==> flow/design.v <==
module apb_slave (
  input  logic        PCLK,
  input  logic        PRESETn,
  input  logic [31:0] PADDR,
  input  logic        PSEL,
  input  logic        PENABLE,
  input  logic        PWRITE,
  input  logic [31:0] PWDATA,
  output logic [31:0] PRDATA,
  output logic        PREADY,
  output logic        PSLVERR
);
  logic [15:0] [31:0] registers;
  logic [3:0] addr_index;
  logic       addr_valid;
  assign addr_index = PADDR[5:2];
  assign addr_valid = (PADDR[31:6] == 0);
  typedef enum logic [1:0] {
    IDLE,
    SETUP,
    ACCESS
  } apb_state_t;
  apb_state_t current_state, next_state;
  always_ff @(posedge PCLK or negedge PRESETn) begin
    if (!PRESETn) begin
      current_state <= IDLE;
    end else begin
      current_state <= next_state;
    end
  end
  always_comb begin
    case (current_state)
      IDLE: begin
        if (PSEL && !PENABLE)
          next_state = SETUP;
        else
          next_state = IDLE;
      end
      SETUP: begin
        if (PSEL && PENABLE)
          next_state = ACCESS;
        else
          next_state = IDLE;
      end
      ACCESS: begin
        if (PSEL && !PENABLE)
          next_state = SETUP;
        else
          next_state = IDLE;
      end
      default:
        next_state = IDLE;
    endcase
  end
  always_ff @(posedge PCLK or negedge PRESETn) begin
    if (!PRESETn) begin
      for (int i = 0; i < 16; i++)
        registers[i] <= 32'h0;
      PRDATA <= 32'h0;
      PREADY <= 1'b1;   
      PSLVERR <= 1'b0;  
    end
    else begin
      PREADY <= (next_state != SETUP);
      PSLVERR <= 1'b0;
      if (current_state == SETUP && PSEL && PENABLE) begin
        if (!addr_valid) begin
          PSLVERR <= 1'b1;
        end
        else if (!PWRITE) begin
          PRDATA <= registers[addr_index];
        end
      end
      if (current_state == ACCESS && PSEL && PENABLE && addr_valid && PWRITE) begin
        registers[addr_index] <= PWDATA;
      end
    end
  end
endmodule
==> flow/run.sh <==
#!/bin/bash
# the make line also repeats each setting of config.mk as NAME=value (left out here)
make -C /OpenROAD-flow-scripts/flow DESIGN_CONFIG=/design/flow/config.mk WORK_HOME=/design/flow/orfs CLKGATE_MAP_FILE= finish
==> flow/config.mk <==
export PLATFORM = sky130hd
export DESIGN_NAME = apb_slave
export DESIGN_NICKNAME = apb_slave
export VERILOG_FILES = /design/flow/design.v
export SDC_FILE = /design/flow/constraint.sdc
export NUM_CORES = 4
export LEC_CHECK = 0
export ABC_AREA = 1
export CAP_MARGIN = 20
export CORE_MARGIN = 2
export CORE_UTILIZATION = 72
export CTS_CLUSTER_DIAMETER = 279
export CTS_CLUSTER_SIZE = 10
export SETUP_SLACK_MARGIN = 0.4
export SLEW_MARGIN = 20
==> flow/constraint.sdc <==
create_clock -name core_clock -period 1.5 [get_ports {PCLK}]
set_input_delay 0.3000 -clock core_clock [delete_from_list [all_inputs] [get_ports {PCLK}]]
set_output_delay 0.3000 -clock core_clock [all_outputs]
set_load 0.01 [all_outputs]
==> run summary, run 1 <==
Tightest Pin Transition: 0.6887 ns
Largest net degree at the start of global routing: 86
Post-synth ARST share: 100.0%
Most used cell, CP: nand2_1
Yosys simple share: 45.40%
Yosys aoi share: 2.238%
Final setup viols: 557
Cell area after synthesis: 29570 µm²
Via/cell ratio: 6.895
Setup WS pre-CTS: -1.004 ns
Status: finished with violations
Count of boundary I/O pins: 103
Combinational Power: 0.00418 W
Count of library flops with an enable pin: 0
CP top delay family: buffers and inverters
Clock skew: 0.01249 ns
Global route overflow: 0
Crit path to: registers[141]$_DFFE_PN0P_
Yosys top cell by area: dfrtp_1
Grt met1 use: 65.05%
Top logic family: simple AND/OR/NAND/NOR gates
NumNets Final: 4523
Detailed Routing Iterations Pass 1: 13
Worst Setup Path Type: input pin to flip-flop
Critical Path Start Type: input pin
DRT antenna net count: 0
Busiest grt layer: met2
Synth top cell by count: nand2_1
M3 GR Usage: 21.04%
Synth Net Count: 4369
Crit path capture type: flip-flop
PwrDens: 889.4 nW/µm²
Area share, top type: 46.29%
Layout Check Fails: setup timing
Buffers on Ports: 100
Sw power: 0.008919 W
Setup repair after global routing missed its margin: true
RR Endpoint: registers[141]$_DFFE_PN0P_
Root buf cell: clkbuf_16
Clock Sinks: 549
Die Width: 206.7 µm
First-pass GRT wire length: 173.5 mm
Fmax: 493.3 MHz
Late-Pin Clk Latency: 0.65 ns
Hold/Removal Path Class: input pin to asynchronous set/reset pin
Synthesized instance count: 4298
Routability Congestion: 0.9435
CP arrival: 2.61 ns
Headroom to the max-slew limit: 53.73%
Synth Area per Inst: 6.880 µm²
Max Cap Viol: 0
Total CTS buffers: 60
Met2 Use GR: 77.63%
Global Route Usage Sum: 53.37%
Drt total wl: 120.2 mm
Reg-to-Reg Start: current_state[1]$_DFF_PN0_
Yosys cell count: 4298
Detailed Place HPWL: 67.31 mm
Sequential power share: 46.0%
Fin crit share: 135.1%
Final slew viol count: 0
Num rows: 74
Detailed-route wire length per cell: 24.04 µm
Top cells by count, synth: nand2_1, nand3_1, dfrtp_1
Seq/Total Area, Yosys: 46.46%
Yosys warning tally: 1
Setup TNS: -192.35 ns
Remaining DRCs: 0
PnR worst setup slack: -0.5270 ns
Commonest flop: dfrtp_1
Mux share: 0%
Unique masters post-synth: 24
Die Area: 42710 µm²
Static leakage: 18.84 nW
# H-tree levels: 2
Final min period: 2.027 ns
Total number of vias: 34473
Crit path cell chain: clkdlybuf4s50_1 > nor2_1 > nand2_1 > nor2_1 > nand4_1 > buf_4 > nor2_4 > buf_12 > inv_6 > nor2_4 > buf_6 > clkbuf_16 > nand2_1 > nand2_1
Power, Total: 0.03224 W
WP depth: 14
Sw frac: 27.67%
Clock Path Buffers: 3
Final Hold Fails: 0
Combinational share of power: 13.0%
CP max FO: 7
Slowest stage delay, CP: 0.42 ns
Layout Utilization: 89.17%
R2r worst-path depth: 12
Tool warning count: 33
Area grow syn2layout: 22.56%
Init Core Util: 72.75%
Int Power: 0.02332 W
Max IR drop VDD: 0.9552 mV
Die extent in y: 206.7 µm
Hold slack: 0.1336 ns
Core area: 40650 µm²
Seq pwr: 0.0148 W
Fill cell count: 2018
Slowest cell on crit path: clkdlybuf4s50_1
Initial antenna violation count: 7
XORs/XNORs by Area: 0.05500%
Adder Area Share: 0.08462%
R2r setup slk: -0.51 ns
Yosys Chip Area: 29570 µm²
Number of global-route vias before repair: 31856
Worst EP required: 2.08 ns
Initial DRC Count: 7017
Cell area leaders: dfrtp_1, nand2_1, nand3_1
Critical path buffers and inverters: 6
Worst-path clk slew: 0.06 ns
Post-synth regs: 549
CP Launch Point: PADDR[7]
Clock power share: 41.0%
Top pwr grp: sequential cells
CTS tree: done
P_clk: 0.0132 W
-- cell type report --
class	count	area, µm²	share of cell area (%)
timing repair buffer	442	5248	14.48
tap	532	665.6	1.837
inverter	47	206.4	0.5696
multi-input combinational	3352	14790	40.80
sequential	549	13740	37.91
clock buffer	73	1572	4.336
antenna	3	7.507	0.02071
clock inverter	2	17.52	0.04833
-- routing by layer --
metal | routed length [µm] | vias to the layer above
met1 | 37720 | 15489
li1 | - | 14122
met3 | 21240 | 1179
met4 | 11690 | 10
met2 | 49480 | 3673
met5 | 59 | -
-- stage by stage --
step	instance area, µm²	std cells
final	36240	5000
after detailed placement	33530	4886
after global routing	36240	4999
after CTS	35390	4977
after floorplan	29970	4298
after global placement	33530	4886
-- what timing repair did --
action                                  CTS  global route
endpoints found under the setup margin  578           579
hold endpoints to repair                440             0
gates resized                           150           155
pin swaps                                 4            28
cloned                                    3            11
setup buffers                            12             9
hold buffers                              1             0
==> run 2, diff against run 1 <==
ABC_AREA = unset   (was 1)
CORE_UTILIZATION = 28   (was 72)
CTS_CLUSTER_DIAMETER = unset   (was 279)
CTS_CLUSTER_SIZE = unset   (was 10)
SETUP_SLACK_MARGIN = unset   (was 0.4)
clock period = 7.99 ns   (was 1.5 ns; I/O delays follow)
==> run summary, run 2 <==
CTS Hold Bufs: 0
Clock Path Buffers: 3
Clock skew: 0.03016 ns
Headroom to the max-slew limit: 25.01%
Area grow syn2layout: 16.62%
Top pwr grp: the clock network
Fmax: 207.3 MHz
Combinational Power: 0.000223 W
Resized cells post-CTS: 0
Fin crit share: 60.38%
Total CTS buffers: 58
Clock Sinks: 549
Final setup viols: 0
PwrDens: 202.7 nW/µm²
Die Area: 89900 µm²
Die extent in y: 299.8 µm
Cell area leaders: dfrtp_1, mux2_2, mux4_2
Commonest flop: dfrtp_1
Adder Area Share: 0.1021%
Max IR drop VDD: 0.1636 mV
Power, Total: 0.005793 W
Crit path capture type: flip-flop
Init Core Util: 28.25%
Slowest stage delay, CP: 0.81 ns
Synth Net Count: 1589
Slowest cell on crit path: nand4_1
Tightest Pin Transition: 1.125 ns
Worst-path clk slew: 0.06 ns
Synth Area per Inst: 16.14 µm²
Final slew viol count: 0
Unique masters post-synth: 38
Largest net degree at the start of global routing: 171
Status: finished clean
Number of global-route vias before repair: 15110
NumNets Final: 1643
Tool warning count: 37
Final min period: 4.824 ns
Detailed-route wire length per cell: 21.99 µm
Sequential power share: 48.0%
Yosys Chip Area: 24500 µm²
Most used cell, CP: nand4_1
Seq/Total Area, Yosys: 56.07%
Placed Cells: 2667
Root buf cell: clkbuf_16
Synth top cell by count: dfrtp_1
Detailed Routing Iterations Pass 1: 5
R2r worst-path depth: 6
First-pass GRT wire length: 95.29 mm
Static leakage: 13.82 nW
P_clk: 0.00279 W
WP depth: 7
Area share, top type: 55.86%
Final Hold Fails: 0
Clock power share: 48.2%
CP arrival: 5.32 ns
Global Route Usage Sum: 13.84%
Reg-to-Reg Start: current_state[1]$_DFF_PN0_
Yosys warning tally: 1
Total number of vias: 13584
Buffers on Ports: 100
Seq pwr: 0.00278 W
Post-CTS setup buffers: 0
Setup repair after global routing missed its margin: false
Critical path buffers and inverters: 2
Int Power: 0.004490 W
XORs/XNORs by Area: 0.03574%
DRT antenna net count: 0
Setup TNS: 0 ns
Final Non-Filler Cells: 2779
Mux share: 37.02%
Cell area after synthesis: 24500 µm²
Routability Congestion: 0.7130
Yosys aoi share: 2.022%
Top logic family: multiplexers
Hold slack: 0.4840 ns
Core area: 86750 µm²
WHS Endpoint: registers[262]$_DFFE_PN0P_
Worst Setup Path Type: input pin to flip-flop
Sw power: 0.001303 W
Yosys cell count: 1518
Drt total wl: 61.11 mm
Hold Startpoint: registers[262]$_DFFE_PN0P_
# H-tree levels: 2
Via/cell ratio: 4.888
RR Endpoint: registers[174]$_DFFE_PN0P_
Post-synth regs: 549
Num rows: 108
Hold path depth: 1
Critical Path Start Type: input pin
Yosys simple share: 2.007%
CTS tree: done
CP top delay family: simple AND/OR/NAND/NOR gates
Worst EP required: 8.49 ns
Hold/Removal Path Class: flip-flop to flip-flop
Crit path to: registers[70]$_DFFE_PN0P_
Sw frac: 22.50%
Post-synth ARST share: 100.0%
Count of boundary I/O pins: 103
Top cells by count, synth: dfrtp_1, mux2_2, mux4_2
Global route overflow: 0
Max Cap Viol: 0
Late-Pin Clk Latency: 0.63 ns
Crit path cell chain: clkdlybuf4s50_1 > nor4_1 > nand4_1 > nor2_1 > nand4_1 > buf_4 > mux2_2
Initial DRC Count: 927
Initial antenna violation count: 5
Die Width: 299.8 µm
Synthesized instance count: 1518
Layout Utilization: 32.94%
CP Launch Point: PADDR[8]
Yosys top cell by area: dfrtp_1
Remaining DRCs: 0
CP max FO: 25
Count of library flops with an enable pin: 0
Detailed Place HPWL: 34.87 mm
Combinational share of power: 3.8%
R2r setup slk: 4.81 ns
run 2: metal layers:
layer  part of all wire (%)  wire length (µm)  global-route usage, %
met1                     44             27160                  18.69
met2                     48             29430                  22.79
met3                    5.6              3435                  2.883
met4                    1.7              1047                  3.298
met5                  0.067                41                      0
run 2: area by class of cell:
type / instances / area (µm²)
inverters: 6 / 22.52
clock inverters: 24 / 329.1
clock buffers: 86 / 1667
flip-flops and latches: 549 / 13740
multi-input cells: 832 / 10140
well taps: 1155 / 1445
diodes: 2 / 5.005
fillers: 8340 / 58180
repair buffers: 125 / 1224
run 2: per-stage QoR:
stage                     instance area (µm²)  worst slack [ns]
after global routing                    28570             2.892
after floorplan                         24500             3.510
after CTS                               28570             3.179
after global placement                  26580             2.639
after detailed placement                26580             2.512
final                                   28580             3.166
==> run 3, diff against run 2 <==
CORE_UTILIZATION = 72   (was 28)
CTS_CLUSTER_DIAMETER = 27   (was unset)
CTS_CLUSTER_SIZE = 14   (was unset)
PLACE_DENSITY_LB_ADDON = 0.25   (was unset)
SETUP_SLACK_MARGIN = -0.16   (was unset)
clock period = 2.12 ns   (was 7.99 ns; I/O delays follow)
==> run summary, run 3 <==
Yosys top cell by area: dfrtp_1
Number of global-route vias before repair: 18837
Final Hold Fails: 0
CP arrival: 3.07 ns
Crit path cell chain: clkdlybuf4s50_1 > nor4_2 > nand4_1 > nand4bb_4 > or4_4 > clkbuf_16 > mux2_1
Met2 Use GR: 72.60%
Tool warning count: 32
Layout Utilization: 94.90%
Late-Pin Clk Latency: 0.67 ns
Mux share: 37.02%
Area grow syn2layout: 29.85%
Cell area after synthesis: 24500 µm²
Synth top cell by count: dfrtp_1
Global Route Usage Sum: 46.58%
Worst Setup Path Type: input pin to flip-flop
Yosys Chip Area: 24500 µm²
Final slew viol count: 0
Sequential power share: 33.4%
Critical path buffers and inverters: 2
Root buf cell: clkbuf_16
Combinational Power: 0.00111 W
Num rows: 67
Tightest Pin Transition: 0.7694 ns
Total CTS buffers: 113
Die extent in y: 188.5 µm
Status: finished with violations
Top pwr grp: the clock network
Routability Congestion: 0.8079
Synth Area per Inst: 16.14 µm²
R2r worst-path depth: 7
Commonest flop: dfrtp_1
Detailed Routing Iterations Pass 1: 5
Core area: 33530 µm²
Post-synth regs: 549
Area share, top type: 55.86%
Yosys aoi share: 2.022%
Grt met1 use: 57.75%
Hold slack: 0.1763 ns
# H-tree levels: 3
CP max FO: 10
Initial DRC Count: 2748
CP Launch Point: PADDR[11]
Sw frac: 22.85%
Setup WS pre-CTS: -0.8300 ns
Synth Net Count: 1589
PwrDens: 987.9 nW/µm²
Remaining DRCs: 0
WP depth: 7
Top logic family: multiplexers
Count of boundary I/O pins: 103
Slowest stage delay, CP: 0.59 ns
Clock power share: 63.1%
Seq/Total Area, Yosys: 56.07%
CP top delay family: simple AND/OR/NAND/NOR gates
Detailed-route wire length per cell: 41.89 µm
Worst EP required: 2.62 ns
Die Area: 35530 µm²
Clock Path Buffers: 3
Detailed Place HPWL: 35.48 mm
P_clk: 0.0198 W
WHS Endpoint: PREADY$_DFF_PN1_
Init Core Util: 73.08%
Initial antenna violation count: 7
Top cells by count, synth: dfrtp_1, mux2_2, mux4_2
RR Endpoint: registers[135]$_DFFE_PN0P_
Max Cap Viol: 0
Slowest cell on crit path: or4_4
Final min period: 2.573 ns
Reg-to-Reg Start: current_state[1]$_DFF_PN0_
Cell area leaders: dfrtp_1, mux2_2, mux4_2
Drt total wl: 95.25 mm
CTS tree: done
Int Power: 0.02425 W
Setup repair after global routing missed its margin: true
Clock skew: 0.02470 ns
Hold path depth: 2
Fmax: 388.7 MHz
Yosys cell count: 1518
Count of library flops with an enable pin: 0
Adder Area Share: 0.1021%
PnR worst setup slack: -0.4525 ns
Sw power: 0.007181 W
Yosys warning tally: 1
R2r setup slk: -0.35 ns
Die Width: 188.5 µm
XORs/XNORs by Area: 0.03574%
Busiest grt layer: met2
DRT antenna net count: 0
Max IR drop VDD: 0.9328 mV
Total number of vias: 18039
Unique masters post-synth: 38
Critical Path Start Type: input pin
Largest net degree at the start of global routing: 80
M3 GR Usage: 12.80%
Combinational share of power: 3.5%
Fin crit share: 121.3%
Seq pwr: 0.0105 W
Synthesized instance count: 1518
Crit path to: registers[135]$_DFFE_PN0P_
Via/cell ratio: 7.933
First-pass GRT wire length: 120.8 mm
Crit path capture type: flip-flop
Static leakage: 15.90 nW
Global route overflow: 0
Final setup viols: 525
Worst-path clk slew: 0.05 ns
NumNets Final: 1799
Buffers on Ports: 100
Post-synth ARST share: 100.0%
Yosys simple share: 2.007%
Clock Sinks: 549
Layout Check Fails: setup timing
Headroom to the max-slew limit: 48.54%
Hold/Removal Path Class: input pin to flip-flop
Hold Startpoint: PENABLE
## run 3: cell type report
| cell class | count | area, µm² |
|---|---|---|
| inverters | 6 | 25.02 |
| multi-input cells | 832 | 10460 |
| fillers | 752 | 1712 |
| diodes | 3 | 7.507 |
| flip-flops and latches | 549 | 13740 |
| well taps | 448 | 560.5 |
| repair buffers | 226 | 2859 |
| clock inverters | 57 | 864.6 |
| clock buffers | 153 | 3306 |
## run 3: through the flow
step | setup TNS (ns) | power, W | std cells | area (µm²)
2_1_floorplan | -218.72 | 0.01105 | 1518 | 24910
3_3_place_gp | -351.20 | 0.01164 | 2041 | 26920
3_5_place_dp | -361.49 | 0.01167 | 2041 | 26920
4_1_cts | -33.67 | 0.03081 | 2254 | 31180
5_1_grt | -99.84 | 0.03194 | 2272 | 31820
6_report | -98.71 | 0.03143 | 2274 | 31820
## run 3: per-layer routing
metal  wire length (µm)  up-vias
li1                   -     6170
met1              29880     9024
met2              42430     2010
met3              12750      823
met4              10100       12
met5                 86        -
## run 3: what timing repair did
action / in CTS / in global routing
gates resized: 17 / 60
endpoints found under the hold margin: 32 / 0
buffers inserted: 2 / 6
setup endpoints to repair: 147 / 496
cloned: 0 / 15
hold buffers: 1 / 0
pin swaps: 2 / 11
==> run 4, diff against run 3 <==
CAP_MARGIN = 10   (was 20)
CELL_PAD_IN_SITES_GLOBAL_PLACEMENT = 1   (was unset)
CORE_UTILIZATION = 70   (was 72)
CTS_CLUSTER_DIAMETER = 395   (was 27)
CTS_CLUSTER_SIZE = unset   (was 14)
GPL_ROUTABILITY_DRIVEN = 0   (was unset)
GPL_TIMING_DRIVEN = 1   (was unset)
HOLD_SLACK_MARGIN = -0.08   (was unset)
MAX_ROUTING_LAYER = met5   (was unset)
MIN_ROUTING_LAYER = met1   (was unset)
PLACE_DENSITY_LB_ADDON = 0.06   (was 0.25)
SETUP_SLACK_MARGIN = 0.41   (was -0.16)
SLEW_MARGIN = 40   (was 20)
TNS_END_PERCENT = 80   (was unset)
clock period = 1.38 ns   (was 2.12 ns; I/O delays follow)
==> run summary, run 4 <==
Unique masters post-synth: 38
CP Launch Point: current_state[1]$_DFF_PN0_
Final Non-Filler Cells: 2250
Clock Sinks: 549
Cell area after synthesis: 24500 µm²
Headroom to the max-slew limit: 55.37%
Critical path buffers and inverters: 4
CP max FO: 11
CTS tree: done
Global Route Usage Sum: 35.87%
Final slew viol count: 0
Top pwr grp: sequential cells
Combinational share of power: 5.7%
Tool warning count: 31
Yosys top cell by area: dfrtp_1
Yosys Chip Area: 24500 µm²
Status: finished with violations
Worst Setup Path Type: flip-flop to flip-flop
Total CTS buffers: 54
Num rows: 68
Grt met1 use: 49.83%
Slowest cell on crit path: dfrtp_1
Post-synth ARST share: 100.0%
Sw power: 0.007396 W
Final setup viols: 578
Most used cell, CP: buf_6
# H-tree levels: 2
Critical Path Start Type: flip-flop
Initial antenna violation count: 2
Cell area leaders: dfrtp_1, mux2_2, mux4_2
Detailed Place HPWL: 36.15 mm
Layout Check Fails: setup timing
Max IR drop VDD: 1.089 mV
Largest net degree at the start of global routing: 65
Area share, top type: 55.86%
M3 GR Usage: 7.031%
Fmax: 419.8 MHz
Area grow syn2layout: 25.96%
Worst EP required: 1.86 ns
R2r worst-path depth: 9
Power, Total: 0.03220 W
Met2 Use GR: 58.29%
Sw frac: 22.97%
Detailed-route wire length per cell: 32.78 µm
Register area: 13740 µm²
Top cells by count, synth: dfrtp_1, mux2_2, mux4_2
Crit path capture type: flip-flop
Final min period: 2.382 ns
Remaining DRCs: 0
Mux share: 37.02%
CP top delay family: simple AND/OR/NAND/NOR gates
Placed Cells: 2102
RR Endpoint: registers[433]$_DFFE_PN0P_
Int Power: 0.02480 W
Commonest flop: dfrtp_1
Crit path to: registers[433]$_DFFE_PN0P_
Worst-path clk slew: 0.06 ns
WP depth: 9
Die Width: 191.1 µm
Buffers on Ports: 100
Yosys warning tally: 1
Slowest stage delay, CP: 0.35 ns
Fin crit share: 172.6%
PnR worst setup slack: -1.002 ns
Synthesized instance count: 1518
Combinational Power: 0.00184 W
Via/cell ratio: 7.020
Setup repair after global routing missed its margin: true
Busiest grt layer: met2
Clock Path Buffers: 3
Setup WS pre-CTS: -1.444 ns
XORs/XNORs by Area: 0.03574%
Synth Area per Inst: 16.14 µm²
Count of library flops with an enable pin: 0
Yosys simple share: 2.007%
Init Core Util: 70.94%
Hold/Removal Path Class: input pin to asynchronous set/reset pin
Tightest Pin Transition: 0.6694 ns
CP arrival: 2.86 ns
Logic area: 10880 µm²
Fill cell count: 1252
Reg-to-Reg Start: current_state[1]$_DFF_PN0_
Yosys aoi share: 2.022%
DRT antenna net count: 0
Drt total wl: 73.76 mm
Crit path cell chain: nand4_1 > buf_4 > buf_6 > nor3b_4 > nor4b_4 > buf_6 > nand2_8 > buf_12 > mux2_2
NumNets Final: 1826
Post-synth regs: 549
Late-Pin Clk Latency: 0.62 ns
PwrDens: 1043 nW/µm²
Core area: 34540 µm²
Number of global-route vias before repair: 16229
Die Area: 36520 µm²
R2r setup slk: -1.00 ns
Total number of vias: 15795
Yosys cell count: 1518
Max Cap Viol: 0
Clock skew: 0.02170 ns
Synth Net Count: 1589
Seq/Total Area, Yosys: 56.07%
Synth top cell by count: dfrtp_1
Static leakage: 15.52 nW
Die extent in y: 191.1 µm
Root buf cell: clkbuf_16
Layout Utilization: 89.36%
Global route overflow: 0
Top logic family: multiplexers
Final Hold Fails: 0
Adder Area Share: 0.1021%
Clock power share: 44.3%
Detailed Routing Iterations Pass 1: 5
Initial DRC Count: 1571
First-pass GRT wire length: 96.73 mm
Sequential power share: 50.0%
Seq pwr: 0.0161 W
P_clk: 0.0143 W
Count of boundary I/O pins: 103
## run 4: metal layers
| layer | up-vias | wire length [µm] |
|---|---|---|
| met2 | 940 | 35090 |
| met1 | 8420 | 27900 |
| met4 | 2 | 3864 |
| li1 | 6170 | - |
| met5 | - | 11 |
| met3 | 263 | 6888 |
## run 4: repair_timing
| item | CTS | global route |
|---|---|---|
| endpoints found under the setup margin | 581 | 582 |
| gates resized | 96 | 155 |
| endpoints found under the hold margin | 238 | 0 |
| hold buffers | 1 | 0 |
| gates cloned | 3 | 25 |
| pin swaps | 8 | 18 |
| buffers inserted | 9 | 14 |
## run 4: area by class of cell
type / count / share of cell area (%)
Inverter: 6 / 0.08107
Clock inverter: 11 / 0.2027
Antenna cell: 1 / 0.008107
Clock buffer: 84 / 5.233
Timing Repair Buffer: 312 / 12.87
Multi-Input combinational cell: 832 / 35.25
Sequential cell: 549 / 44.52
Tap cell: 455 / 1.844
## run 4: metrics by stage
step                      area (µm²)  setup TNS (ns)  hold WS, ns
final                          30870         -438.11       0.1537
after floorplan                24880         -539.31     -0.01959
after global routing           30860         -456.90       0.1535
after CTS                      29570         -346.57       0.1506
after global placement         27400         -651.27       0.1629
after detailed placement       27400         -669.73       0.1655
==> run 5, diff against run 4 <==
CORE_UTILIZATION = 24   (was 70)
CTS_CLUSTER_DIAMETER = unset   (was 395)
HOLD_SLACK_MARGIN = unset   (was -0.08)
MIN_ROUTING_LAYER = met2   (was met1)
PLACE_DENSITY_LB_ADDON = unset   (was 0.06)
SETUP_SLACK_MARGIN = unset   (was 0.41)
SLEW_MARGIN = 20   (was 40)
clock period = 2.86 ns   (was 1.38 ns; I/O delays follow)
==> run summary, run 5 <==
Status: finished clean
Buffers on Ports: 100
Count of boundary I/O pins: 103
Cell area after synthesis: 24500 µm²
Crit path capture type: flip-flop
Final Hold Fails: 0
Clock power share: 50.0%
Detailed Routing Iterations Pass 1: 6
XORs/XNORs by Area: 0.03574%
Global Route Usage Sum: 18.73%
Detailed-route wire length per cell: 21.51 µm
Count of library flops with an enable pin: 0
Core area: 101400 µm²
Mux share: 37.02%
Logic area: 10170 µm²
Int Power: 0.01315 W
Post-CTS setup buffers: 0
Adder Area Share: 0.1021%
Sequential power share: 45.7%
Combinational share of power: 4.2%
Worst-path clk slew: 0.07 ns
Critical Path Start Type: input pin
R2r setup slk: 0.50 ns
Initial antenna violation count: 0
Static leakage: 14.38 nW
Synth Area per Inst: 16.14 µm²
Die Width: 323.5 µm
Hold/Removal Path Class: input pin to asynchronous set/reset pin
Yosys aoi share: 2.022%
RR Endpoint: registers[400]$_DFFE_PN0P_
Reg-to-Reg Start: current_state[1]$_DFF_PN0_
Drt total wl: 65.61 mm
Late-Pin Clk Latency: 0.65 ns
Seq pwr: 0.00777 W
CTS tree: done
Slowest cell on crit path: or4_2
Clock Sinks: 549
Worst Setup Path Type: input pin to flip-flop
Combinational Power: 0.000713 W
Commonest flop: dfrtp_1
PwrDens: 568.2 nW/µm²
Init Core Util: 24.15%
Critical path buffers and inverters: 2
Unique masters post-synth: 38
Seq/Total Area, Yosys: 56.07%
Setup repair after global routing missed its margin: false
Fin crit share: 90.39%
Worst EP required: 3.36 ns
Largest net degree at the start of global routing: 108
Post-synth ARST share: 100.0%
Cell area leaders: dfrtp_1, mux2_2, mux4_2
Synth Net Count: 1589
Tightest Pin Transition: 0.7018 ns
First-pass GRT wire length: 98.83 mm
Sw frac: 22.53%
Yosys Chip Area: 24500 µm²
Clock skew: 0.02795 ns
Register area: 13740 µm²
Yosys cell count: 1518
Fill cell count: 9929
Crit path cell chain: clkdlybuf4s50_1 > nor4_1 > nand3_1 > nand4bb_1 > or4_2 > buf_12 > mux2_1
Synthesized instance count: 1518
Final setup viols: 0
Top logic family: multiplexers
Num rows: 117
Total CTS buffers: 58
Synth top cell by count: dfrtp_1
P_clk: 0.00850 W
CP Launch Point: PADDR[24]
Fmax: 386.8 MHz
Global route overflow: 0
Number of global-route vias before repair: 22119
Sw power: 0.003825 W
Remaining DRCs: 0
Top cells by count, synth: dfrtp_1, mux2_2, mux4_2
CP top delay family: simple AND/OR/NAND/NOR gates
WP depth: 7
Tool warning count: 35
Final min period: 2.585 ns
Final slew viol count: 0
Setup TNS: 0 ns
Max IR drop VDD: 0.4008 mV
Initial DRC Count: 1875
Max Cap Viol: 0
CP max FO: 26
Area share, top type: 55.86%
Top pwr grp: the clock network
DRT antenna net count: 0
Detailed Place HPWL: 38.53 mm
Total number of vias: 18415
NumNets Final: 1701
Die extent in y: 323.5 µm
Post-synth regs: 549
Area grow syn2layout: 21.94%
Yosys top cell by area: dfrtp_1
CP arrival: 3.09 ns
Headroom to the max-slew limit: 53.21%
Hold slack: 0.4323 ns
# H-tree levels: 2
Yosys simple share: 2.007%
R2r worst-path depth: 6
Via/cell ratio: 6.038
Clock Path Buffers: 3
Crit path to: registers[400]$_DFFE_PN0P_
Root buf cell: clkbuf_16
Yosys warning tally: 1
Slowest stage delay, CP: 0.66 ns
Die Area: 104700 µm²
[run 5: cell type report]
| class | instances | area share (%) |
|---|---|---|
| multi-input combinational | 832 | 34.04 |
| clock inverter | 31 | 1.683 |
| antenna | 4 | 0.03350 |
| tap | 1368 | 5.728 |
| inverter | 6 | 0.08375 |
| timing repair buffer | 183 | 7.010 |
| clock buffer | 77 | 5.435 |
| sequential | 549 | 45.99 |
[run 5: metrics by stage]
step	area, µm²	instances	power, W	worst slack (ns)	util (%)
2_1_floorplan	24590	1518	0.008173	-0.2045	-
3_3_place_gp	27710	2936	0.008599	-0.3529	27.31
3_5_place_dp	27710	2936	0.008617	-0.3340	27.31
4_1_cts	29840	3045	0.01711	0.3276	29.42
5_1_grt	29870	3046	0.01756	0.1592	29.44
6_report	29880	3050	0.01698	0.2749	29.45
[run 5: metal layers]
| metal | GRT usage, % | share of wire, % | up-vias |
|---|---|---|---|
| met5 | 0.6019 | 0 | - |
| met4 | 3.282 | 4.9 | 0 |
| met3 | 24.03 | 39 | 301 |
| met2 | 23.70 | 56 | 5509 |
| met1 | - | 0 | 6765 |
| li1 | - | - | 5840 |
[run 5: repair_timing]
| item | 4_1_cts | 5_1_grt |
|---|---|---|
| hold buffers | 1 | 0 |
| hold endpoints to repair | 28 | 0 |
| setup endpoints to repair | 0 | 0 |
| gates resized | 0 | 0 |
==> run 6, diff against run 5 <==
ABC_AREA = 1   (was unset)
CAP_MARGIN = 20   (was 10)
CELL_PAD_IN_SITES_GLOBAL_PLACEMENT = unset   (was 1)
CORE_UTILIZATION = 72   (was 24)
CTS_CLUSTER_DIAMETER = 104   (was unset)
CTS_CLUSTER_SIZE = 73   (was unset)
GPL_ROUTABILITY_DRIVEN = unset   (was 0)
GPL_TIMING_DRIVEN = unset   (was 1)
HOLD_SLACK_MARGIN = 0.29   (was unset)
MAX_ROUTING_LAYER = unset   (was met5)
MIN_ROUTING_LAYER = unset   (was met2)
PLACE_DENSITY_LB_ADDON = 0.21   (was unset)
SETUP_SLACK_MARGIN = 0.52   (was unset)
TNS_END_PERCENT = unset   (was 80)
clock period = 2.1 ns   (was 2.86 ns; I/O delays follow)
==> run summary, run 6 <==
Die Width: 206.7 µm
Yosys Chip Area: 29570 µm²
Count of library flops with an enable pin: 0
Mux share: 0%
Yosys cell count: 4298
Global route overflow: 608
Status: did not finish
Num rows: 74
Init Core Util: 72.75%
Detailed Place HPWL: 63.00 mm
Post-synth ARST share: 100.0%
Adder Area Share: 0.08462%
Core area: 40650 µm²
Area after DPL: 33040 µm²
Area share, top type: 46.29%
Stop err: [ERROR GRT-0232] Routing congestion too high. Check the congestion heatmap in the GUI.
XORs/XNORs by Area: 0.05500%
Post-synth regs: 549
Commonest flop: dfrtp_1
Root buf cell: clkbuf_16
Synth Area per Inst: 6.880 µm²
Clock Path Buffers: 3
Cell area leaders: dfrtp_1, nand2_1, nand3_1
Yosys warning tally: 1
Global Route Usage Sum: 91.60%
Synth Net Count: 4369
Yosys top cell by area: dfrtp_1
Cell area after synthesis: 29570 µm²
Count of boundary I/O pins: 103
Synthesized instance count: 4298
Top cells by count, synth: nand2_1, nand3_1, dfrtp_1
Top logic family: simple AND/OR/NAND/NOR gates
Placed Cells: 4819
Routability Congestion: 0.9377
Synth top cell by count: nand2_1
Yosys aoi share: 2.238%
Die Area: 42710 µm²
Stop stage: global routing
Buffers on Ports: 100
Die extent in y: 206.7 µm
# H-tree levels: 1
Unique masters post-synth: 24
Setup WS pre-CTS: -0.5379 ns
Yosys simple share: 45.40%
Seq/Total Area, Yosys: 46.46%
Total CTS buffers: 15
Clock Sinks: 549
run 6: metrics by stage:
step | hold WS, ns | util, %
CTS | 0.2614 | 87.99
global placement | 0.3522 | 81.29
detailed placement | 0.3489 | 81.29
floorplan | 0.1244 | -
run 6: timing repair:
item | CTS
pin swaps | 57
setup endpoints to repair | 570
gates resized | 413
hold buffers | 1
gates cloned | 35
endpoints found under the hold margin | 450
setup buffers | 46
run 6: routing by layer:
layer / track usage (%) / overflow
met5: 72.35 / 15
met1: 89.73 / 33
met2: 99.64 / 269
met3: 84.93 / 83
met4: 94.01 / 208
==> run 7, diff against run 6 <==
CAP_MARGIN = 10   (was 20)
CELL_PAD_IN_SITES_GLOBAL_PLACEMENT = 0   (was unset)
CTS_CLUSTER_DIAMETER = unset   (was 104)
CTS_CLUSTER_SIZE = 43   (was 73)
GPL_ROUTABILITY_DRIVEN = 0   (was unset)
GPL_TIMING_DRIVEN = 1   (was unset)
HOLD_SLACK_MARGIN = unset   (was 0.29)
MAX_ROUTING_LAYER = met5   (was unset)
MIN_ROUTING_LAYER = met1   (was unset)
PLACE_DENSITY_LB_ADDON = 0.07   (was 0.21)
SETUP_SLACK_MARGIN = -0.05   (was 0.52)
TNS_END_PERCENT = 80   (was unset)
clock period = 2.25 ns   (was 2.1 ns; I/O delays follow)
==> run summary, run 7 <==
Commonest flop: dfrtp_1
Resized cells post-CTS: 0
WP depth: 1
Count of library flops with an enable pin: 0
Setup WS pre-CTS: -0.2918 ns
Headroom to the max-slew limit: 28.37%
Final min period: 2.160 ns
Clock power share: 43.9%
Final setup viols: 0
Detailed Place HPWL: 60.30 mm
# H-tree levels: 2
Clock Path Buffers: 3
DRT antenna net count: 0
Critical path buffers and inverters: 1
Setup TNS: 0 ns
Combinational share of power: 11.0%
Largest net degree at the start of global routing: 78
P_clk: 0.00960 W
Sw power: 0.005786 W
Area grow syn2layout: 15.46%
Die extent in y: 206.7 µm
Final slew viol count: 0
Yosys warning tally: 1
Adder Area Share: 0.08462%
Int Power: 0.01610 W
CP top delay family: buffers and inverters
Layout Utilization: 84.00%
Total number of vias: 32030
Fill cell count: 2538
Combinational Power: 0.00240 W
Sequential power share: 45.2%
Detailed Routing Iterations Pass 1: 9
Max IR drop VDD: 0.7409 mV
Yosys Chip Area: 29570 µm²
Top logic family: simple AND/OR/NAND/NOR gates
Global Route Usage Sum: 50.59%
PnR worst setup slack: 0.08998 ns
CP arrival: 1.71 ns
Clock Sinks: 549
Num rows: 74
Area share, top type: 46.29%
NumNets Final: 4371
Top pwr grp: sequential cells
Reg-to-Reg Start: current_state[1]$_DFF_PN0_
Cell area leaders: dfrtp_1, nand2_1, nand3_1
Fmax: 463.0 MHz
Yosys cell count: 4298
Synth Area per Inst: 6.880 µm²
Placed Cells: 4773
Worst Setup Path Type: flip-flop to output port
Initial antenna violation count: 10
Crit path capture type: output port
Total CTS buffers: 56
First-pass GRT wire length: 165.5 mm
Final Non-Filler Cells: 4883
Seq pwr: 0.00988 W
Core area: 40650 µm²
Mux share: 0%
Unique masters post-synth: 24
Power, Total: 0.02189 W
Crit path cell chain: clkdlybuf4s50_1
Worst-path clk slew: 0.06 ns
Initial DRC Count: 5953
Number of global-route vias before repair: 31075
Top cells by count, synth: nand2_1, nand3_1, dfrtp_1
Fin crit share: 96.00%
Cell area after synthesis: 29570 µm²
Count of boundary I/O pins: 103
CP max FO: 2
Status: finished clean
Slowest stage delay, CP: 0.74 ns
Remaining DRCs: 0
Tightest Pin Transition: 1.074 ns
Seq/Total Area, Yosys: 46.46%
Post-synth regs: 549
Hold/Removal Path Class: input pin to asynchronous set/reset pin
Sw frac: 26.43%
R2r setup slk: 0.29 ns
Final Hold Fails: 0
PwrDens: 641.1 nW/µm²
Max Cap Viol: 0
Synthesized instance count: 4298
Worst EP required: 1.80 ns
Yosys simple share: 45.40%
Slowest cell on crit path: clkdlybuf4s50_1
CP Launch Point: PRDATA[14]$_DFFE_PN0P_
Root buf cell: clkbuf_16
Late-Pin Clk Latency: 0.63 ns
Die Area: 42710 µm²
Via/cell ratio: 6.559
RR Endpoint: registers[494]$_DFFE_PN0P_
Die Width: 206.7 µm
Setup repair after global routing missed its margin: false
Yosys top cell by area: dfrtp_1
Tool warning count: 29
Drt total wl: 106.0 mm
Crit path to: PRDATA[14]
XORs/XNORs by Area: 0.05500%
Post-synth ARST share: 100.0%
Buffers on Ports: 100
R2r worst-path depth: 10
Global route overflow: 0
Init Core Util: 72.75%
Synth top cell by count: nand2_1
Synth Net Count: 4369
Critical Path Start Type: flip-flop
Yosys aoi share: 2.238%
Static leakage: 17.68 nW
CTS tree: done
Detailed-route wire length per cell: 21.71 µm
Clock skew: 0.01678 ns
==> run 7: cell type report <==
class	count	area (µm²)	area share (%)
multi-input cells	3352	14260	41.76
clock inverters	13	167.7	0.4911
diodes	7	17.52	0.05130
well taps	532	665.6	1.950
inverters	47	201.4	0.5900
clock buffers	89	1697	4.969
repair buffers	294	3396	9.946
flip-flops and latches	549	13740	40.24
==> run 7: layer usage <==
metal	vias up	track usage (%)	part of all wire [%]
li1	13852	-	-
met1	14480	63.73	33
met2	2949	74.67	43
met3	737	16.95	17
met4	12	33.55	7.1
met5	-	0	0.072
==> run 7: per-stage QoR <==
step / cell area, µm² / hold slack [ns]
2_1_floorplan: 29610 / 0.1544
3_3_place_gp: 32250 / 0.4133
3_5_place_dp: 32250 / 0.4133
4_1_cts: 34130 / 0.3653
5_1_grt: 34130 / 0.3810
6_report: 34140 / 0.3477
==> run 7: repair_timing <==
action,4_1_cts,5_1_grt
endpoints found under the hold margin,37,0
setup buffers,0,0
hold buffers,1,0
==> run 8, diff against run 7 <==
ABC_AREA = unset   (was 1)
CAP_MARGIN = 20   (was 10)
CELL_PAD_IN_SITES_GLOBAL_PLACEMENT = unset   (was 0)
CORE_UTILIZATION = 40   (was 72)
CTS_CLUSTER_SIZE = unset   (was 43)
GPL_ROUTABILITY_DRIVEN = unset   (was 0)
GPL_TIMING_DRIVEN = unset   (was 1)
MAX_ROUTING_LAYER = unset   (was met5)
MIN_ROUTING_LAYER = unset   (was met1)
PLACE_DENSITY_LB_ADDON = unset   (was 0.07)
SETUP_SLACK_MARGIN = unset   (was -0.05)
TNS_END_PERCENT = unset   (was 80)
clock period = 2.92 ns   (was 2.25 ns; I/O delays follow)
==> run summary, run 8 <==
Top cells by count, synth: dfrtp_1, mux2_2, mux4_2
R2r setup slk: 0.61 ns
Global Route Usage Sum: 19.37%
Seq pwr: 0.00761 W
Count of boundary I/O pins: 103
Num rows: 90
Sw power: 0.003502 W
Number of global-route vias before repair: 15046
CTS Hold Bufs: 1
Hold slack: 0.4572 ns
CP arrival: 3.02 ns
Clock skew: 0.01907 ns
Status: finished clean
Initial DRC Count: 590
Final slew viol count: 0
NumNets Final: 1701
Slowest cell on crit path: or4_2
Crit path to: registers[144]$_DFFE_PN0P_
Remaining DRCs: 0
Tool warning count: 33
Cell area leaders: dfrtp_1, mux2_2, mux4_2
Combinational Power: 0.000677 W
Top logic family: multiplexers
Die Area: 63260 µm²
Crit path cell chain: clkdlybuf4s50_1 > nor4_1 > nand4_1 > nand4bb_1 > or4_2 > buf_4 > mux2_1
Unique masters post-synth: 38
Max IR drop VDD: 0.4166 mV
Slowest stage delay, CP: 0.69 ns
Seq/Total Area, Yosys: 56.07%
WP depth: 7
Int Power: 0.01228 W
Fmax: 393.5 MHz
Static leakage: 14.28 nW
Area grow syn2layout: 18.27%
CP top delay family: simple AND/OR/NAND/NOR gates
CP max FO: 9
Total number of vias: 13629
Global route overflow: 0
Final setup viols: 0
Sequential power share: 48.2%
Post-CTS setup buffers: 0
Yosys top cell by area: dfrtp_1
Yosys simple share: 2.007%
Clock Path Buffers: 3
Init Core Util: 40.52%
Resized cells post-CTS: 0
Clock power share: 47.5%
Detailed Routing Iterations Pass 1: 5
Count of library flops with an enable pin: 0
Clock Sinks: 549
Reg-to-Reg Start: current_state[1]$_DFF_PN0_
Drt total wl: 60.03 mm
Critical path buffers and inverters: 2
Final Cell Area: 28980 µm²
Tightest Pin Transition: 0.8370 ns
Total CTS buffers: 59
Yosys aoi share: 2.022%
CP Launch Point: PADDR[7]
Routability Congestion: 0.7224
Mux share: 37.02%
Post-synth ARST share: 100.0%
Via/cell ratio: 5.536
Area share, top type: 55.86%
Adder Area Share: 0.1021%
CTS tree: done
Max Cap Viol: 0
Critical Path Start Type: input pin
Synthesized instance count: 1518
PwrDens: 544.5 nW/µm²
Worst EP required: 3.40 ns
Worst-path clk slew: 0.06 ns
Final min period: 2.541 ns
Late-Pin Clk Latency: 0.62 ns
RR Endpoint: registers[144]$_DFFE_PN0P_
Final Hold Fails: 0
# H-tree levels: 2
Largest net degree at the start of global routing: 120
Sw frac: 22.19%
Yosys warning tally: 1
Buffers on Ports: 100
Top pwr grp: sequential cells
Setup repair after global routing missed its margin: false
Yosys Chip Area: 24500 µm²
Detailed Place HPWL: 34.96 mm
Area after DPL: 26990 µm²
Die extent in y: 251.5 µm
Synth top cell by count: dfrtp_1
Headroom to the max-slew limit: 44.20%
Cell area after synthesis: 24500 µm²
R2r worst-path depth: 6
Fin crit share: 87.03%
Combinational share of power: 4.3%
Initial antenna violation count: 2
Core area: 60470 µm²
Worst Setup Path Type: input pin to flip-flop
First-pass GRT wire length: 93.22 mm
PnR worst setup slack: 0.3787 ns
Crit path capture type: flip-flop
Detailed-route wire length per cell: 24.38 µm
Die Width: 251.5 µm
Yosys cell count: 1518
Commonest flop: dfrtp_1
Root buf cell: clkbuf_16
Post-synth regs: 549
Setup WS pre-CTS: -0.2628 ns
P_clk: 0.00750 W
DRT antenna net count: 0
Hold/Removal Path Class: input pin to asynchronous set/reset pin
Synth Net Count: 1589
XORs/XNORs by Area: 0.03574%
Synth Area per Inst: 16.14 µm²
-- run 8: metal layers --
| layer | global-route usage, % | wire, µm | vias up |
|---|---|---|---|
| met5 | 0 | 0 | - |
| met4 | 6.173 | 1697 | 0 |
| met3 | 2.455 | 1801 | 106 |
| met2 | 33.46 | 30390 | 199 |
| met1 | 25.45 | 26140 | 7400 |
| li1 | - | - | 5924 |
-- run 8: area by class of cell --
type	instances	area [µm²]
Multi-Input combinational cell	832	10170
Clock buffer	95	1833
Sequential cell	549	13740
Tap cell	782	978.4
Inverter	6	25.02
Timing Repair Buffer	182	2087
Fill cell	5165	31490
Clock inverter	14	142.6
Antenna cell	2	5.005
-- run 8: metrics by stage --
step	std cells	utilization [%]	TNS (ns)	total power [W]
detailed placement	2350	44.64	-44.51	0.008444
CTS	2460	47.92	0	0.01599
finish	2462	47.93	0	0.01578
floorplan	1518	-	-15.04	0.008005
global placement	2349	44.59	-47.37	0.008425
global route	2462	47.93	0	0.01637
==> run 9, diff against run 8 <==
CORE_UTILIZATION = 33   (was 40)
clock period = 7.03 ns   (was 2.92 ns; I/O delays follow)
==> run summary, run 9 <==
Final min period: 4.486 ns
Yosys top cell by area: dfrtp_1
Fin crit share: 63.81%
Core area: 73210 µm²
Cell area after synthesis: 24500 µm²
First-pass GRT wire length: 90.41 mm
Fmax: 222.9 MHz
Late-Pin Clk Latency: 0.61 ns
CP Launch Point: PADDR[2]
CP max FO: 61
Headroom to the max-slew limit: 30.97%
Critical path buffers and inverters: 3
NumNets Final: 1645
XORs/XNORs by Area: 0.03574%
Crit path to: registers[398]$_DFFE_PN0P_
CP top delay family: simple AND/OR/NAND/NOR gates
Tightest Pin Transition: 1.035 ns
CTS tree: done
Detailed-route wire length per cell: 22.85 µm
Critical Path Start Type: input pin
Area after DPL: 26330 µm²
Sw frac: 21.91%
Buffers on Ports: 100
Drt total wl: 58.83 mm
Sw power: 0.001420 W
Commonest flop: dfrtp_1
Status: finished clean
Clock Path Buffers: 3
Crit path capture type: flip-flop
Final Non-Filler Cells: 2575
Detailed Routing Iterations Pass 1: 7
Top logic family: multiplexers
Initial DRC Count: 818
# H-tree levels: 2
Die Area: 76450 µm²
Die extent in y: 276.5 µm
Reg-to-Reg Start: current_state[1]$_DFF_PN0_
Seq pwr: 0.00316 W
Total number of vias: 13527
Crit path cell chain: clkbuf_8 > inv_1 > ha_1 > nand2b_1 > a21oi_1 > nand4bb_1 > or4_2 > buf_4 > mux2_1
Yosys simple share: 2.007%
Resized cells post-CTS: 0
Combinational Power: 0.000254 W
R2r setup slk: 4.12 ns
Layout Utilization: 38.60%
Area grow syn2layout: 15.32%
Post-synth regs: 549
Yosys warning tally: 1
Total CTS buffers: 58
Final Cell Area: 28260 µm²
Max Cap Viol: 0
Initial antenna violation count: 3
CP arrival: 4.98 ns
ANT cells: 0
Root buf cell: clkbuf_16
Mux share: 37.02%
Tool warning count: 32
P_clk: 0.00306 W
Hold/Removal Path Class: flip-flop to flip-flop
Largest net degree at the start of global routing: 176
Final Hold Fails: 0
Cell area leaders: dfrtp_1, mux2_2, mux4_2
Count of boundary I/O pins: 103
Yosys aoi share: 2.022%
Global Route Usage Sum: 15.41%
Global route overflow: 0
Int Power: 0.005060 W
Top pwr grp: sequential cells
R2r worst-path depth: 6
Post-synth ARST share: 100.0%
Hold path depth: 1
Num rows: 99
Worst-path clk slew: 0.06 ns
Setup repair after global routing missed its margin: false
Sequential power share: 48.8%
Number of global-route vias before repair: 14439
Synth top cell by count: dfrtp_1
Area share, top type: 55.86%
WP depth: 9
Routability Congestion: 0.6847
DRT antenna net count: 0
Hold Startpoint: registers[9]$_DFFE_PN0P_
Top cells by count, synth: dfrtp_1, mux2_2, mux4_2
Combinational share of power: 3.9%
Yosys cell count: 1518
Final setup viols: 0
Synth Net Count: 1589
RR Endpoint: registers[398]$_DFFE_PN0P_
Unique masters post-synth: 38
Detailed Place HPWL: 31.26 mm
Seq/Total Area, Yosys: 56.07%
Yosys Chip Area: 24500 µm²
Clock skew: 0.01984 ns
Clock power share: 47.3%
Count of library flops with an enable pin: 0
CTS Hold Bufs: 0
Placed Cells: 2472
PwrDens: 229.3 nW/µm²
Slowest cell on crit path: or4_2
Hold slack: 0.4841 ns
Max IR drop VDD: 0.1550 mV
Worst EP required: 7.52 ns
Via/cell ratio: 5.253
Remaining DRCs: 0
Fill cell count: 6725
WHS Endpoint: registers[9]$_DFFE_PN0P_
Die Width: 276.5 µm
Post-CTS setup buffers: 0
Final slew viol count: 0
Static leakage: 13.80 nW
Synth Area per Inst: 16.14 µm²
Init Core Util: 33.47%
Synthesized instance count: 1518
Slowest stage delay, CP: 1.06 ns
Clock Sinks: 549
Setup TNS: 0 ns
Worst Setup Path Type: input pin to flip-flop
Adder Area Share: 0.1021%
==> run 9: metal layers <==
layer | GRT usage (%) | up-vias | part of all wire [%]
met5 | 0 | - | 0.046
met3 | 2.527 | 83 | 4.7
met1 | 22.32 | 7357 | 47
li1 | - | 5793 | -
met4 | 3.727 | 4 | 1.8
met2 | 24.16 | 290 | 47
==> run 9: through the flow <==
step           power [W]  setup WS [ns]
4_1_cts         0.006574          2.502
5_1_grt         0.006718          2.240
2_1_floorplan   0.003320          2.742
3_5_place_dp    0.003478          1.865
6_report        0.006479          2.544
3_3_place_gp    0.003472          1.870
==> run 9: final cells by class <==
type	count	area [µm²]	share of cell area, %
multi-input combinational	832	10140	35.90
sequential	549	13740	48.63
timing repair buffer	127	1250	4.423
tap	959	1200	4.246
inverter	6	22.52	0.07970
clock buffer	89	1729	6.119
clock inverter	13	171.4	0.6066
==> run 10, diff against run 9 <==
CAP_MARGIN = 10   (was 20)
CELL_PAD_IN_SITES_GLOBAL_PLACEMENT = 1   (was unset)
CORE_UTILIZATION = 69   (was 33)
GPL_ROUTABILITY_DRIVEN = 0   (was unset)
GPL_TIMING_DRIVEN = 1   (was unset)
MAX_ROUTING_LAYER = met5   (was unset)
MIN_ROUTING_LAYER = met1   (was unset)
SETUP_SLACK_MARGIN = 0.34   (was unset)
TNS_END_PERCENT = 80   (was unset)
clock period = 1.46 ns   (was 7.03 ns; I/O delays follow)
==> run summary, run 10 <==
Status: finished with violations
Layout Check Fails: setup timing
CP Launch Point: current_state[1]$_DFF_PN0_
Tightest Pin Transition: 0.6240 ns
Combinational share of power: 5.5%
Remaining DRCs: 0
Via/cell ratio: 7.110
Total number of vias: 16219
Die Width: 192.5 µm
Unique masters post-synth: 38
Busiest grt layer: met2
Max Cap Viol: 0
Critical Path Start Type: flip-flop
DRT antenna net count: 0
Fin crit share: 159.5%
Init Core Util: 69.40%
Fill cell count: 1374
PwrDens: 1006 nW/µm²
CP top delay family: simple AND/OR/NAND/NOR gates
Root buf cell: clkbuf_16
Yosys top cell by area: dfrtp_1
Top pwr grp: sequential cells
Number of global-route vias before repair: 16712
Die Area: 37040 µm²
Sw power: 0.007149 W
Drt total wl: 75.84 mm
Int Power: 0.02431 W
Crit path cell chain: nand4_1 > buf_6 > nor2_4 > nand4bb_1 > buf_4 > or4_4 > buf_12 > mux2_1
Final setup viols: 578
Seq pwr: 0.0152 W
Clock Path Buffers: 3
Setup WS pre-CTS: -1.324 ns
Yosys Chip Area: 24500 µm²
Area grow syn2layout: 27.61%
WP depth: 8
Headroom to the max-slew limit: 58.40%
Yosys cell count: 1518
Combinational Power: 0.00173 W
Top cells by count, synth: dfrtp_1, mux2_2, mux4_2
PnR worst setup slack: -0.8690 ns
Mux share: 37.02%
Adder Area Share: 0.1021%
Crit path to: registers[145]$_DFFE_PN0P_
RR Endpoint: registers[145]$_DFFE_PN0P_
Worst Setup Path Type: flip-flop to flip-flop
Slowest cell on crit path: or4_4
Detailed Place HPWL: 36.04 mm
M3 GR Usage: 9.529%
Num rows: 69
Die extent in y: 192.5 µm
NumNets Final: 1853
Met2 Use GR: 60.72%
Synth Net Count: 1589
Global Route Usage Sum: 39.04%
Yosys aoi share: 2.022%
Critical path buffers and inverters: 3
Buffers on Ports: 100
Synth Area per Inst: 16.14 µm²
Area after DPL: 27460 µm²
P_clk: 0.0145 W
Seq/Total Area, Yosys: 56.07%
Clock power share: 46.1%
Cell area after synthesis: 24500 µm²
Initial antenna violation count: 1
Slowest stage delay, CP: 0.51 ns
Synth top cell by count: dfrtp_1
R2r worst-path depth: 8
Count of library flops with an enable pin: 0
R2r setup slk: -0.87 ns
Area share, top type: 55.86%
Placed Cells: 2120
XORs/XNORs by Area: 0.03574%
Crit path capture type: flip-flop
Top logic family: multiplexers
Final Hold Fails: 0
Detailed-route wire length per cell: 33.25 µm
Power, Total: 0.03146 W
Late-Pin Clk Latency: 0.62 ns
Commonest flop: dfrtp_1
Fmax: 429.4 MHz
Reg-to-Reg Start: current_state[1]$_DFF_PN0_
Yosys warning tally: 1
Sw frac: 22.73%
CP arrival: 2.81 ns
ANT cells: 0
Cell area leaders: dfrtp_1, mux2_2, mux4_2
Sequential power share: 48.4%
Largest net degree at the start of global routing: 72
Global route overflow: 0
Final Cell Area: 31270 µm²
Grt met1 use: 53.33%
Setup TNS: -395.42 ns
Final Non-Filler Cells: 2281
Post-synth ARST share: 100.0%
Total CTS buffers: 55
Tool warning count: 33
Clock Sinks: 549
Worst EP required: 1.94 ns
Static leakage: 15.62 nW
Yosys simple share: 2.007%
Worst-path clk slew: 0.06 ns
Max IR drop VDD: 1.369 mV
First-pass GRT wire length: 104.2 mm
Initial DRC Count: 1452
# H-tree levels: 2
Post-synth regs: 549
Final min period: 2.329 ns
Count of boundary I/O pins: 103
Setup repair after global routing missed its margin: true
CTS tree: done
Clock skew: 0.01649 ns
Final slew viol count: 0
Hold/Removal Path Class: input pin to asynchronous set/reset pin
Core area: 35310 µm²
Detailed Routing Iterations Pass 1: 5
Synthesized instance count: 1518
CP max FO: 23
==> run 10: metrics by stage <==
stage / util, % / hold WS (ns)
after CTS: 87.08 / 0.1496
after global placement: 77.76 / 0.1837
after floorplan: - / -0.003591
after global routing: 88.56 / 0.1630
final: 88.56 / 0.1615
after detailed placement: 77.76 / 0.1831
==> run 10: per-layer routing <==
layer	routed length, µm	part of all wire (%)
met4	4351	5.7
met2	35940	47
met3	7127	9.4
met5	8	0.011
met1	28420	37
==> run 10: layout make-up <==
class                           instances  area, µm²  area share, %
Timing Repair Buffer                  338       4250          13.59
Clock inverter                         14      176.4         0.5642
Sequential cell                       549      13740          43.94
Multi-Input combinational cell        832      10860          34.72
Clock buffer                           81       1644          5.257
Inverter                                6      25.02        0.08002
Tap cell                              461      576.8          1.845
==> run 10: timing repair <==
action                                  4_1_cts  5_1_grt
hold endpoints to repair                    353        0
hold buffers                                  1        0
buffers inserted                             27        5
gates resized                               231       55
cloned                                       22       11
endpoints found under the setup margin      580      581
pin swaps                                    20        7
==> run 11, diff against run 10 <==
ABC_AREA = 1   (was unset)
CAP_MARGIN = 20   (was 10)
CELL_PAD_IN_SITES_GLOBAL_PLACEMENT = unset   (was 1)
CORE_UTILIZATION = 66   (was 69)
GPL_ROUTABILITY_DRIVEN = unset   (was 0)
GPL_TIMING_DRIVEN = unset   (was 1)
MAX_ROUTING_LAYER = unset   (was met5)
MIN_ROUTING_LAYER = unset   (was met1)
SETUP_SLACK_MARGIN = unset   (was 0.34)
TNS_END_PERCENT = unset   (was 80)
clock period = 2.58 ns   (was 1.46 ns; I/O delays follow)
==> run summary, run 11 <==
Die Width: 215.7 µm
Yosys top cell by area: dfrtp_1
Clock power share: 44.6%
Adder Area Share: 0.08462%
Reg-to-Reg Start: current_state[1]$_DFF_PN0_
Max IR drop VDD: 0.5327 mV
Tightest Pin Transition: 0.8177 ns
Total number of vias: 30744
Synth top cell by count: nand2_1
Slowest cell on crit path: clkdlybuf4s50_1
Synth Area per Inst: 6.880 µm²
P_clk: 0.00861 W
Init Core Util: 66.87%
Core area: 44220 µm²
Yosys Chip Area: 29570 µm²
Worst EP required: 2.06 ns
Yosys aoi share: 2.238%
Die Area: 46520 µm²
Area grow syn2layout: 15.86%
Fmax: 457.6 MHz
Cell area leaders: dfrtp_1, nand2_1, nand3_1
Synthesized instance count: 4298
Late-Pin Clk Latency: 0.63 ns
Detailed Place HPWL: 59.45 mm
Die extent in y: 215.7 µm
Yosys warning tally: 1
Root buf cell: clkbuf_16
Mux share: 0%
Sequential power share: 44.7%
PwrDens: 563.5 nW/µm²
First-pass GRT wire length: 162.6 mm
Fin crit share: 84.70%
Yosys simple share: 45.40%
Critical Path Start Type: flip-flop
Number of global-route vias before repair: 29306
Static leakage: 17.68 nW
Clock Sinks: 549
Seq pwr: 0.00862 W
Top logic family: simple AND/OR/NAND/NOR gates
Commonest flop: dfrtp_1
Remaining DRCs: 0
Resized cells post-CTS: 0
Count of library flops with an enable pin: 0
Crit path to: PREADY
Yosys cell count: 4298
Worst Setup Path Type: flip-flop to output port
CP max FO: 1
Via/cell ratio: 6.235
Int Power: 0.01418 W
Final min period: 2.185 ns
Count of boundary I/O pins: 103
Final Hold Fails: 0
Sw power: 0.005123 W
Worst-path clk slew: 0.06 ns
XORs/XNORs by Area: 0.05500%
# H-tree levels: 2
Layout Utilization: 77.48%
Placed Cells: 4819
Global route overflow: 0
Critical path buffers and inverters: 1
CP top delay family: buffers and inverters
Seq/Total Area, Yosys: 46.46%
Post-synth regs: 549
Tool warning count: 37
Detailed Routing Iterations Pass 1: 8
Top cells by count, synth: nand2_1, nand3_1, dfrtp_1
Largest net degree at the start of global routing: 131
Drt total wl: 103.7 mm
Synth Net Count: 4369
Detailed-route wire length per cell: 21.02 µm
Final Non-Filler Cells: 4931
Setup repair after global routing missed its margin: false
Hold/Removal Path Class: input pin to asynchronous set/reset pin
Global Route Usage Sum: 44.87%
Clock skew: 0.01205 ns
Crit path capture type: output port
Slowest stage delay, CP: 0.53 ns
Unique masters post-synth: 24
RR Endpoint: registers[350]$_DFFE_PN0P_
Num rows: 77
Clock Path Buffers: 3
Headroom to the max-slew limit: 45.49%
Combinational Power: 0.00208 W
Crit path cell chain: clkdlybuf4s50_1
Initial DRC Count: 4275
Max Cap Viol: 0
Buffers on Ports: 100
CP arrival: 1.67 ns
Total CTS buffers: 58
CTS tree: done
Status: finished clean
Routability Congestion: 0.8789
Initial antenna violation count: 2
Combinational share of power: 10.8%
R2r worst-path depth: 10
Top pwr grp: sequential cells
Area share, top type: 46.29%
Post-synth ARST share: 100.0%
WP depth: 1
Final setup viols: 0
Sw frac: 26.53%
Final slew viol count: 0
R2r setup slk: 0.75 ns
CP Launch Point: PREADY$_DFF_PN1_
NumNets Final: 4359
Cell area after synthesis: 29570 µm²
DRT antenna net count: 0
-- run 11: routing by layer --
metal,vias up,global-route usage [%],routed length (µm)
li1,13819,-,-
met1,14309,58.37,37860
met2,2165,68.94,45890
met3,451,10.53,13520
met4,0,26.53,6393
met5,-,0,0
-- run 11: stage by stage --
stage / total power, W / hold slack, ns / area [µm²] / TNS, ns / worst slack (ns)
final: 0.01931 / 0.4220 / 34260 / 0 / 0.3946
after global routing: 0.01974 / 0.4649 / 34260 / 0 / 0.3779
after CTS: 0.01922 / 0.4259 / 34260 / 0 / 0.3764
after detailed placement: 0.01077 / 0.4583 / 32290 / 0 / 0.01916
after global placement: 0.01076 / 0.4532 / 32290 / 0 / 0.07369
after floorplan: 0.009821 / 0.2204 / 29570 / -1.323 / -0.02646
-- run 11: area by class of cell --
type	instances	area [µm²]
well taps	592	740.7
repair buffers	280	3356
inverters	47	201.4
diodes	2	5.005
fillers	3355	9958
clock inverters	16	135.1
flip-flops and latches	549	13740
clock buffers	93	1827
multi-input cells	3352	14260
-- run 11: what timing repair did --
item,CTS,global route
endpoints found under the hold margin,42,0
setup buffers,0,0
hold buffers,1,0
==> run 12, diff against run 11 <==
CORE_UTILIZATION = 72   (was 66)
PLACE_DENSITY = 0.64   (was unset)
SETUP_SLACK_MARGIN = -0.08   (was unset)
clock period = 2.12 ns   (was 2.58 ns; I/O delays follow)
==> run summary, run 12 <==
Reg-to-Reg Start: current_state[1]$_DFF_PN0_
Detailed Routing Iterations Pass 1: 9
RR Endpoint: registers[126]$_DFFE_PN0P_
Fill cell count: 2499
Number of global-route vias before repair: 31403
Global route overflow: 0
Layout Check Fails: setup timing
Core area: 40650 µm²
Sequential power share: 45.7%
Worst Setup Path Type: flip-flop to output port
Initial antenna violation count: 10
Late-Pin Clk Latency: 0.64 ns
# H-tree levels: 2
Yosys aoi share: 2.238%
Count of boundary I/O pins: 103
DRT antenna net count: 0
Routability Congestion: 0.9101
Slowest cell on crit path: clkdlybuf4s50_1
Critical path buffers and inverters: 1
Hold/Removal Path Class: input pin to asynchronous set/reset pin
Crit path cell chain: clkdlybuf4s50_1
Hold slack: 0.2591 ns
Sw frac: 26.78%
Metal2 WL: 46.40 mm
Max Cap Viol: 0
Die Width: 206.7 µm
Fmax: 464.0 MHz
WP depth: 1
Die extent in y: 206.7 µm
Buffers on Ports: 100
Drt total wl: 106.3 mm
Metal-1 WL: 35.84 mm
Worst EP required: 1.70 ns
Top pwr grp: sequential cells
Max IR drop VDD: 0.6226 mV
Detailed-route wire length per cell: 21.50 µm
Count of library flops with an enable pin: 0
Detailed Place HPWL: 62.26 mm
P_clk: 0.00976 W
Area share, top type: 46.29%
First-pass GRT wire length: 166.4 mm
Final slew viol count: 0
Yosys simple share: 45.40%
CP max FO: 2
Synth Area per Inst: 6.880 µm²
Yosys Chip Area: 29570 µm²
Combinational Power: 0.00271 W
Seq/Total Area, Yosys: 46.46%
Total CTS buffers: 56
Yosys top cell by area: dfrtp_1
Yosys warning tally: 1
Largest net degree at the start of global routing: 92
Unique masters post-synth: 24
Clock Path Buffers: 3
Top cells by count, synth: nand2_1, nand3_1, dfrtp_1
Remaining DRCs: 0
R2r worst-path depth: 12
Fin crit share: 101.7%
Final min period: 2.155 ns
Synth top cell by count: nand2_1
PnR worst setup slack: -0.03538 ns
Init Core Util: 72.75%
Num rows: 74
XORs/XNORs by Area: 0.05500%
CP top delay family: buffers and inverters
Clock Sinks: 549
Sw power: 0.006148 W
Top Metal Used: met5
Cell area after synthesis: 29570 µm²
Cell area leaders: dfrtp_1, nand2_1, nand3_1
Mux share: 0%
Tightest Pin Transition: 0.7409 ns
Clock skew: 0.03084 ns
Total number of vias: 32233
Int Power: 0.01681 W
Post-synth ARST share: 100.0%
Seq pwr: 0.0105 W
Commonest flop: dfrtp_1
Crit path to: PRDATA[5]
Crit path capture type: output port
Post-CTS setup buffers: 0
Layout Utilization: 85.42%
CP arrival: 1.73 ns
Slowest stage delay, CP: 0.61 ns
Worst-path clk slew: 0.06 ns
Met3 WL post-DR: 16.56 mm
Tool warning count: 31
Adder Area Share: 0.08462%
Setup WS pre-CTS: -0.4242 ns
Critical Path Start Type: flip-flop
Final setup viols: 1
CP Launch Point: PRDATA[5]$_DFFE_PN0P_
CTS tree: done
Static leakage: 18.04 nW
Die Area: 42710 µm²
Clock power share: 42.5%
Combinational share of power: 11.8%
Post-synth regs: 549
Yosys cell count: 4298
Headroom to the max-slew limit: 50.61%
Status: finished with violations
Global Route Usage Sum: 50.66%
Synthesized instance count: 4298
NumNets Final: 4441
Synth Net Count: 4369
Final Hold Fails: 0
Initial DRC Count: 5000
Top logic family: simple AND/OR/NAND/NOR gates
Via/cell ratio: 6.516
Area grow syn2layout: 17.40%
PwrDens: 661.3 nW/µm²
R2r setup slk: 0.22 ns
Root buf cell: clkbuf_16
-- run 12: cell type report --
type / instances / area, µm² / area share, %
inverter: 47 / 201.4 / 0.5802
antenna: 8 / 20.02 / 0.05766
multi-input combinational: 3352 / 14270 / 41.10
tap: 532 / 665.6 / 1.917
timing repair buffer: 364 / 4063 / 11.70
clock buffer: 82 / 1629 / 4.692
clock inverter: 13 / 130.1 / 0.3748
sequential: 549 / 13740 / 39.58
-- run 12: timing repair --
action / in CTS / in global routing
endpoints found under the hold margin: 48 / 0
endpoints found under the setup margin: 0 / 1
hold buffers: 1 / 0
resized: 0 / 1
-- run 12: per-layer routing --
layer	vias up	global-route usage, %
li1	13982	-
met1	14792	62.53
met2	2804	74.62
met3	653	17.35
met4	2	36.35
met5	-	0
-- run 12: per-stage QoR --
stage	total power (W)	cell area [µm²]	setup TNS, ns	std cells
floorplan	0.01198	29650	-19.66	4298
global placement	0.01323	32930	-120.54	4843
detailed placement	0.01325	32930	-154.62	4843
CTS	0.02276	34690	0	4939
global route	0.02339	34720	-1.345	4946
finish	0.02296	34720	-0.03538	4947
Power figures rest on the tool's default switching activity, not on a simulated workload.
